// usb_interface_v1_0
module usb_interface_v1_0 #
(
	parameter RESET_CYCLES = 100,
	parameter  C_M00_AXI_START_DATA_VALUE	= 32'h00000000,
	parameter  C_M00_AXI_TARGET_SLAVE_BASE_ADDR	= 32'h00000000,
	parameter integer C_M00_AXI_ADDR_WIDTH	= 32,
	parameter integer C_M00_AXI_DATA_WIDTH	= 32,
	parameter integer C_M00_AXI_TRANSACTIONS_NUM	= 4
) (
	input wire [(8 - 1):0] usb_data_in,
	output wire [(8 - 1):0] usb_data_out,
	output wire usb_data_oe,
	input wire [(1 + 4 + 4 + 16)-8-1:0] usb_addr,
	input wire usb_rd_n,
	input wire usb_wr_n,
	input wire usb_ce_n,
	output wire sw_reset_n,
	input wire  m00_axi_aclk,
	input wire  m00_axi_aresetn,
	output wire [C_M00_AXI_ADDR_WIDTH-1 : 0] m00_axi_awaddr,
	output wire [2 : 0] m00_axi_awprot,
	output wire  m00_axi_awvalid,
	input wire  m00_axi_awready,
	output wire [C_M00_AXI_DATA_WIDTH-1 : 0] m00_axi_wdata,
	output wire [C_M00_AXI_DATA_WIDTH/8-1 : 0] m00_axi_wstrb,
	output wire  m00_axi_wvalid,
	input wire  m00_axi_wready,
	input wire [1 : 0] m00_axi_bresp,
	input wire  m00_axi_bvalid,
	output wire  m00_axi_bready,
	output wire [C_M00_AXI_ADDR_WIDTH-1 : 0] m00_axi_araddr,
	output wire [2 : 0] m00_axi_arprot,
	output wire  m00_axi_arvalid,
	input wire  m00_axi_arready,
	input wire [C_M00_AXI_DATA_WIDTH-1 : 0] m00_axi_rdata,
	input wire [1 : 0] m00_axi_rresp,
	input wire  m00_axi_rvalid,
	output wire  m00_axi_rready
);
	wire [(32 - 1):0] w_addr_from_usb;
	wire [(32 - 1):0] w_usb_write_data;
	wire w_usb_write_valid;
	wire w_usb_write_ready;
	wire [(32 - 1):0] w_usb_read_data;
	wire w_usb_read_req;
	wire w_usb_read_valid;
	wire w_is_output;
	wire [(8 - 1):0] w_usb_in_data;
	wire [(8 - 1):0] w_usb_out_data;
	usb_interface_v1_0_M00_AXI # (
		.C_M_START_DATA_VALUE(C_M00_AXI_START_DATA_VALUE),
		.C_M_TARGET_SLAVE_BASE_ADDR(C_M00_AXI_TARGET_SLAVE_BASE_ADDR),
		.C_M_AXI_ADDR_WIDTH(C_M00_AXI_ADDR_WIDTH),
		.C_M_AXI_DATA_WIDTH(C_M00_AXI_DATA_WIDTH),
		.C_M_TRANSACTIONS_NUM(C_M00_AXI_TRANSACTIONS_NUM)
	) usb_interface_v1_0_M00_AXI_inst (
		.i_addr(w_addr_from_usb),
		.i_write_data(w_usb_write_data),
		.i_write_valid(w_usb_write_valid),
		.o_write_ready(w_usb_write_ready),
  ...
For scale: roughly 5100 cells after synthesis, about 62000 um^2 of cells after synthesis.
Settings: LEC_CHECK=0, CAP_MARGIN=30, CORE_ASPECT_RATIO=1.17, CORE_MARGIN=2, CORE_UTILIZATION=70, CTS_CLUSTER_SIZE=14, GPL_ROUTABILITY_DRIVEN=1, SLEW_MARGIN=10; clock period 3.05 ns.
run.sh (not shown) runs the stock make flow with config.mk's settings and CLKGATE_MAP_FILE=.
The baseline produced a layout that fails on negative setup slack.
Change:
- CAP_MARGIN: 30 -> 20
- CORE_ASPECT_RATIO: 1.17 -> not set
- CTS_CLUSTER_SIZE: 14 -> 33
- GPL_ROUTABILITY_DRIVEN: 1 -> not set
- PLACE_DENSITY: not set -> 0.6
- SLEW_MARGIN: 10 -> 20
- clock period: 3.05 -> 4.51 ns (I/O delays scaled with it)
Result: The changed run finished clean; clock skew went down by 0.022 ns; power falls by about 34%; setup slack improves by 0.88 ns; worst hold slack got worse by 0.26 ns; flip-flop count is unchanged; cell area is lower by 6.4%; non-clock buffer count decreases by 276; utilization decreases by 5.3 points; critical path depth decreases by 9; final cell count fell by about 3.7%.
Change:
- CORE_UTILIZATION: 70 -> 66
- CTS_CLUSTER_SIZE: 33 -> not set
- PLACE_DENSITY: 0.6 -> not set
- SETUP_SLACK_MARGIN: not set -> 0.84
- clock period: 4.51 -> 3.39 ns (I/O delays scaled with it)
Effect:
- The new run completed and failed the layout checks on negative setup slack
- count of clock-buffer cells in the layout rose by 9
- clock power rose by a quarter to a third
- power rose by well over a third
- worst setup slack got worse by 0.82 ns
- core utilization rose by 5.5 points
- first-iteration DRC count rose by well over a third
- hold slack improved by 0.27 ns
- global-route usage rose by 9.0 points
- sequential power rose by a quarter to a third

---

Starting RTL as in the previous note.
clock: 3.05 ns
lec_check: 0
cap_margin: 20
core_margin: 2
core_utilization: 72
cts_cluster_size: 14
hold_slack_margin: -0.07
place_density: 0.6
setup_slack_margin: -0.17
slew_margin: 20
The first run finished but failed the layout checks on setup timing.
Then changed:
--- a/flow/config.mk
+++ b/flow/config.mk
@@ -9,7 +9,4 @@
 export CORE_MARGIN = 2
-export CORE_UTILIZATION = 72
-export CTS_CLUSTER_SIZE = 14
-export HOLD_SLACK_MARGIN = -0.07
+export CORE_UTILIZATION = 57
 export PLACE_DENSITY = 0.6
-export SETUP_SLACK_MARGIN = -0.17
 export SLEW_MARGIN = 20
==> flow/constraint.sdc (replaced) <==
create_clock -name core_clock -period 5.49 [get_ports {m00_axi_aclk}]
set_input_delay 1.0980 -clock core_clock [delete_from_list [all_inputs] [get_ports {m00_axi_aclk}]]
set_output_delay 1.0980 -clock core_clock [all_outputs]
set_load 0.01 [all_outputs]
Now the flow completed with no timing, DRC or antenna violations.
Power came out lower by 45%.
Setup slack improved by 1.5 ns.
Design area came out lower by 3.5%.
Fmax came out lower by 22%.
Sequential power came out lower by 45%.
Then changed:
--- a/flow/config.mk
+++ b/flow/config.mk
@@ -9,3 +9,3 @@
 export CORE_MARGIN = 2
-export CORE_UTILIZATION = 57
+export CORE_UTILIZATION = 40
 export PLACE_DENSITY = 0.6
=>
- routed wire length went up by 3.2%
- sequential share of layout area went down by 0.83 points
- clock power went up by about 6%
- area after synthesis does not change
Then changed:
--- a/flow/config.mk
+++ b/flow/config.mk
@@ -9,4 +9,5 @@
 export CORE_MARGIN = 2
-export CORE_UTILIZATION = 40
-export PLACE_DENSITY = 0.6
+export CORE_UTILIZATION = 70
+export CTS_CLUSTER_SIZE = 14
+export SETUP_SLACK_MARGIN = 0.33
 export SLEW_MARGIN = 20
==> flow/constraint.sdc (replaced) <==
create_clock -name core_clock -period 3.18 [get_ports {m00_axi_aclk}]
set_input_delay 0.6360 -clock core_clock [delete_from_list [all_inputs] [get_ports {m00_axi_aclk}]]
set_output_delay 0.6360 -clock core_clock [all_outputs]
set_load 0.01 [all_outputs]
Now the flow completed, yet does not pass: setup timing.
Setup slack got worse by 1.8 ns.
Final area rose by a little under a tenth.
Global-route usage rose by 20 points.
Non-clock buffer count rose by 320.
Sequential power rose by well over a third.
Die area fell by well over a third.
Via count rose by about a fifth.
Hold slack improved by 0.14 ns.
Power and IR drop assume default switching activity.
